==> 07-24: inputs <==
==> flow/design.v <==
module incline_sat(
    input [12:0] incline,
    output [9:0] incline_sat
);
assign incline_sat = (~incline[12] && |incline[12:9]) ? 10'h1FF : 
                    (incline[12] && ~(&incline[12:9])) ? 10'h200 : incline[9:0];
endmodule
module desiredDrive(
    input [11:0] avg_torque,
    input [4:0] cadence,
    input not_pedaling,
    input [12:0] incline,
    input [2:0] scale,
    output [11:0] target_curr
);
localparam TORQUE_MIN = 12'h380;
localparam TOO_SMALL = 5'h05;
logic [9:0] inc_sat;
incline_sat i1( .incline(incline), .incline_sat(inc_sat));
logic [10:0] incline_factor;
assign incline_factor = {inc_sat[9], inc_sat[9:0]} + 11'd256;
logic [8:0] incline_factor_limit;
assign incline_factor_limit = (incline_factor[10] == 1'b1) ? 9'h000 : (incline_factor[9]) ? 9'h1FF : incline_factor[8:0];
logic [5:0] cadence_factor;
assign cadence_factor = (|cadence[4:1]) ? ({1'b0, cadence} + 6'd32) : 6'h00;
logic [12:0]torque_off;
assign torque_off = {1'b0, avg_torque} - {1'b0, TORQUE_MIN};
logic [12:0] torque_pos;
assign torque_pos = (torque_off[12] == 1'b1) ? 12'h000 : torque_off[11:0];
logic [30:0]assist_prod;
assign assist_prod = not_pedaling ? 30'h00000000 : (torque_pos * incline_factor_limit * cadence_factor * scale);
assign target_curr = (|assist_prod[29:27]) ? 12'hFFF : assist_prod[26:15];
endmodule
module desiredDrive_reg(
    input clk, rst_n,
    input [11:0] avg_torque,
    input [4:0] cadence,
    input not_pedaling,
    input [12:0] incline,
    input [2:0] scale,
    output logic [11:0] target_curr
);
logic [11:0] avg_torque_r;
logic [4:0] cadence_r;
logic not_pedaling_r;
logic [12:0] incline_r;
logic [2:0] scale_r;
logic [11:0] target_curr_nxt;
always_ff @(posedge clk, negedge rst_n) begin
    if (!rst_n) begin
        avg_torque_r <= 12'h000;
        cadence_r <= 5'h00;
        not_pedaling_r <= 1'b0;
        incline_r <= 13'h0000;
        scale_r <= 3'h0;
    end
    else begin
        avg_torque_r <= avg_torque;
        cadence_r <= cadence;
        not_pedaling_r <= not_pedaling;
        incline_r <= incline;
        scale_r <= scale;
    end
end
desiredDrive iDD(.avg_torque(avg_torque_r), .cadence(cadence_r), .not_pedaling(not_pedaling_r),
                 .incline(incline_r), .scale(scale_r), .target_curr(target_curr_nxt));
always_ff @(posedge clk, negedge rst_n) begin
    if (!rst_n)
        target_curr <= 12'h000;
    else
        target_curr <= target_curr_nxt;
end
endmodule
==> flow/run.sh <==
#!/bin/bash
# the make line also repeats each setting of config.mk as NAME=value (left out here)
make -C /OpenROAD-flow-scripts/flow DESIGN_CONFIG=/design/flow/config.mk WORK_HOME=/design/flow/orfs CLKGATE_MAP_FILE= finish
==> flow/config.mk <==
export PLATFORM = sky130hd
export DESIGN_NAME = desiredDrive_reg
export DESIGN_NICKNAME = desiredDrive_reg
export VERILOG_FILES = /design/flow/design.v
export SDC_FILE = /design/flow/constraint.sdc
export NUM_CORES = 4
export LEC_CHECK = 0
export ABC_AREA = 0
export CAP_MARGIN = 25
export CORE_ASPECT_RATIO = 1.67
export CORE_MARGIN = 8
export CORE_UTILIZATION = 59
export GPL_ROUTABILITY_DRIVEN = 0
export GPL_TIMING_DRIVEN = 1
export MAX_ROUTING_LAYER = met5
export SETUP_SLACK_MARGIN = -0.09
export SLEW_MARGIN = 5
export TNS_END_PERCENT = 90
==> flow/constraint.sdc <==
create_clock -name core_clock -period 14.5 [get_ports {clk}]
set_input_delay 2.9000 -clock core_clock [delete_from_list [all_inputs] [get_ports {clk}]]
set_output_delay 2.9000 -clock core_clock [all_outputs]
set_load 0.01 [all_outputs]
==> 06-10 (differences from 07-24) <==
==> flow/config.mk (replaced) <==
export PLATFORM = sky130hd
export DESIGN_NAME = desiredDrive_reg
export DESIGN_NICKNAME = desiredDrive_reg
export VERILOG_FILES = /design/flow/design.v
export SDC_FILE = /design/flow/constraint.sdc
export NUM_CORES = 4
export LEC_CHECK = 0
export ABC_AREA = 0
export CAP_MARGIN = 0
export CORE_MARGIN = 2
export CORE_UTILIZATION = 72
export CTS_CLUSTER_SIZE = 64
export GPL_ROUTABILITY_DRIVEN = 1
export GPL_TIMING_DRIVEN = 1
export MAX_ROUTING_LAYER = met4
export PLACE_DENSITY_LB_ADDON = 0.0
export SLEW_MARGIN = 35
export TNS_END_PERCENT = 90
==> flow/constraint.sdc (replaced) <==
create_clock -name core_clock -period 11.3 [get_ports {clk}]
set_input_delay 2.2600 -clock core_clock [delete_from_list [all_inputs] [get_ports {clk}]]
set_output_delay 2.2600 -clock core_clock [all_outputs]
set_load 0.01 [all_outputs]
==> reports/qor.yml <==
drt:
  wl_per_cell_microns: 18.3
  wl_met3_mm: 2.44
  met2_length_mm: 15.4
die:
  die_y_microns: 128
  dieArea_sq_um: 16400
  num_rows: 45
outcome:
  status: "failed layout checks"
  so.violations: "setup timing"
final_timing:
  setup_violations: 12
  period_used_pct: 104
  finalWorstSetupSlack_ns: -0.448
layout:
  final_core_util_pct: 89.2
global_route:
  grt_pass1_vias: 10200
place:
  detailedPlace.worstSlack_ns: -0.507
The numbers above come from 06-10.

==> reports/qor.yml <==
outcome:
  status: "finished clean"
die:
  dieArea_sq_um: 23600
  die_y_microns: 193
place:
  detailedPlace.worstSlack_ns: 1.35
drt:
  wl_met3_microns: 464
  met2_length_mm: 14.0
  wl_per_cell_microns: 16.0
final_timing:
  finalWorstSetupSlack_ns: 1.37
  setup_violations: 0
  period_used_pct: 90.6
global_route:
  grt_pass1_vias: 9566
The numbers above come from 07-24.


========
==> 08-10: inputs <==
Starts from the design.v that is shown in full above.
Settings: LEC_CHECK=0, ABC_AREA=1, CAP_MARGIN=20, CORE_MARGIN=2, CORE_UTILIZATION=72, SETUP_SLACK_MARGIN=0.52, SLEW_MARGIN=20; clock period 5.99 ns.
run.sh (not shown) runs the stock make flow with config.mk's settings and CLKGATE_MAP_FILE=.
==> 12-06: changes against 08-10 <==
--- a/flow/config.mk
+++ b/flow/config.mk
@@ -6,8 +6,6 @@
 export NUM_CORES = 4
 export LEC_CHECK = 0
-export ABC_AREA = 1
 export CAP_MARGIN = 20
 export CORE_MARGIN = 2
-export CORE_UTILIZATION = 72
-export SETUP_SLACK_MARGIN = 0.52
+export CORE_UTILIZATION = 30
 export SLEW_MARGIN = 20
==> flow/constraint.sdc (replaced) <==
create_clock -name core_clock -period 12.3 [get_ports {clk}]
set_input_delay 2.4600 -clock core_clock [delete_from_list [all_inputs] [get_ports {clk}]]
set_output_delay 2.4600 -clock core_clock [all_outputs]
set_load 0.01 [all_outputs]
==> 04-19: changes against 08-10 <==
--- a/flow/config.mk
+++ b/flow/config.mk
@@ -6,8 +6,8 @@
 export NUM_CORES = 4
 export LEC_CHECK = 0
-export ABC_AREA = 1
-export CAP_MARGIN = 20
+export CAP_MARGIN = 0
 export CORE_MARGIN = 2
 export CORE_UTILIZATION = 72
-export SETUP_SLACK_MARGIN = 0.52
+export PLACE_DENSITY_LB_ADDON = 0.0
 export SLEW_MARGIN = 20
+export TNS_END_PERCENT = 45
==> flow/constraint.sdc (replaced) <==
create_clock -name core_clock -period 11.2 [get_ports {clk}]
set_input_delay 2.2400 -clock core_clock [delete_from_list [all_inputs] [get_ports {clk}]]
set_output_delay 2.2400 -clock core_clock [all_outputs]
set_load 0.01 [all_outputs]
==> Changelog: implementation <==
## Implementation

* Result of the run: complete, but fails checks
* Layout check failures: negative setup slack
* Top cells by area: sky130_fd_sc_hd__fa_1 (31%), sky130_fd_sc_hd__ha_1 (12%), sky130_fd_sc_hd__dfrtp_1 (10%)
* Synthesized chip area reported by yosys at 11,090 sq um
* Setup violations, final at 12
* Min setup slack post-route at -1.199 ns
* Most common library cells after synthesis: sky130_fd_sc_hd__inv_1 (249), sky130_fd_sc_hd__nand2_1 (201), sky130_fd_sc_hd__fa_1 (174), sky130_fd_sc_hd__ha_1 (109), sky130_fd_sc_hd__nor2_1 (81)
* Placement row count at 45
* Share of synthesized cell area in and, or, nand and nor gates at 20.48%
Source of the figures above: 04-19

==> Changelog: implementation <==
## Implementation

* Result of the run: finished clean
* Min setup slack post-route at 0.6118 ns
* Share of synthesized cell area in and, or, nand and nor gates at 20.48%
* Most common library cells after synthesis: sky130_fd_sc_hd__inv_1 (249), sky130_fd_sc_hd__nand2_1 (201), sky130_fd_sc_hd__fa_1 (174), sky130_fd_sc_hd__ha_1 (109), sky130_fd_sc_hd__nor2_1 (81)
* Synthesized chip area reported by yosys at 11,090 sq um
* Top cells by area: sky130_fd_sc_hd__fa_1 (31%), sky130_fd_sc_hd__ha_1 (12%), sky130_fd_sc_hd__dfrtp_1 (10%)
* CTS hold repair buffers at 0
* Setup violations, final at 0
* Placement row count at 70
Source of the figures above: 12-06

==> Changelog: implementation <==
## Flow update

* Synthesized chip area reported by yosys at 11,230 sq um
* Top-Level Pins at 48
* Result of the run: aborted with a tool error
* Stage reached: clock tree synthesis (4_1_cts)
* Error Message: [ERROR DPL-0038] Utilization greater than 100%, impossible to legalize
* Top cells by area: sky130_fd_sc_hd__fa_1 (31%), sky130_fd_sc_hd__ha_1 (12%), sky130_fd_sc_hd__nand2_1 (11%)
* Placement row count at 45
Source of the figures above: 08-10

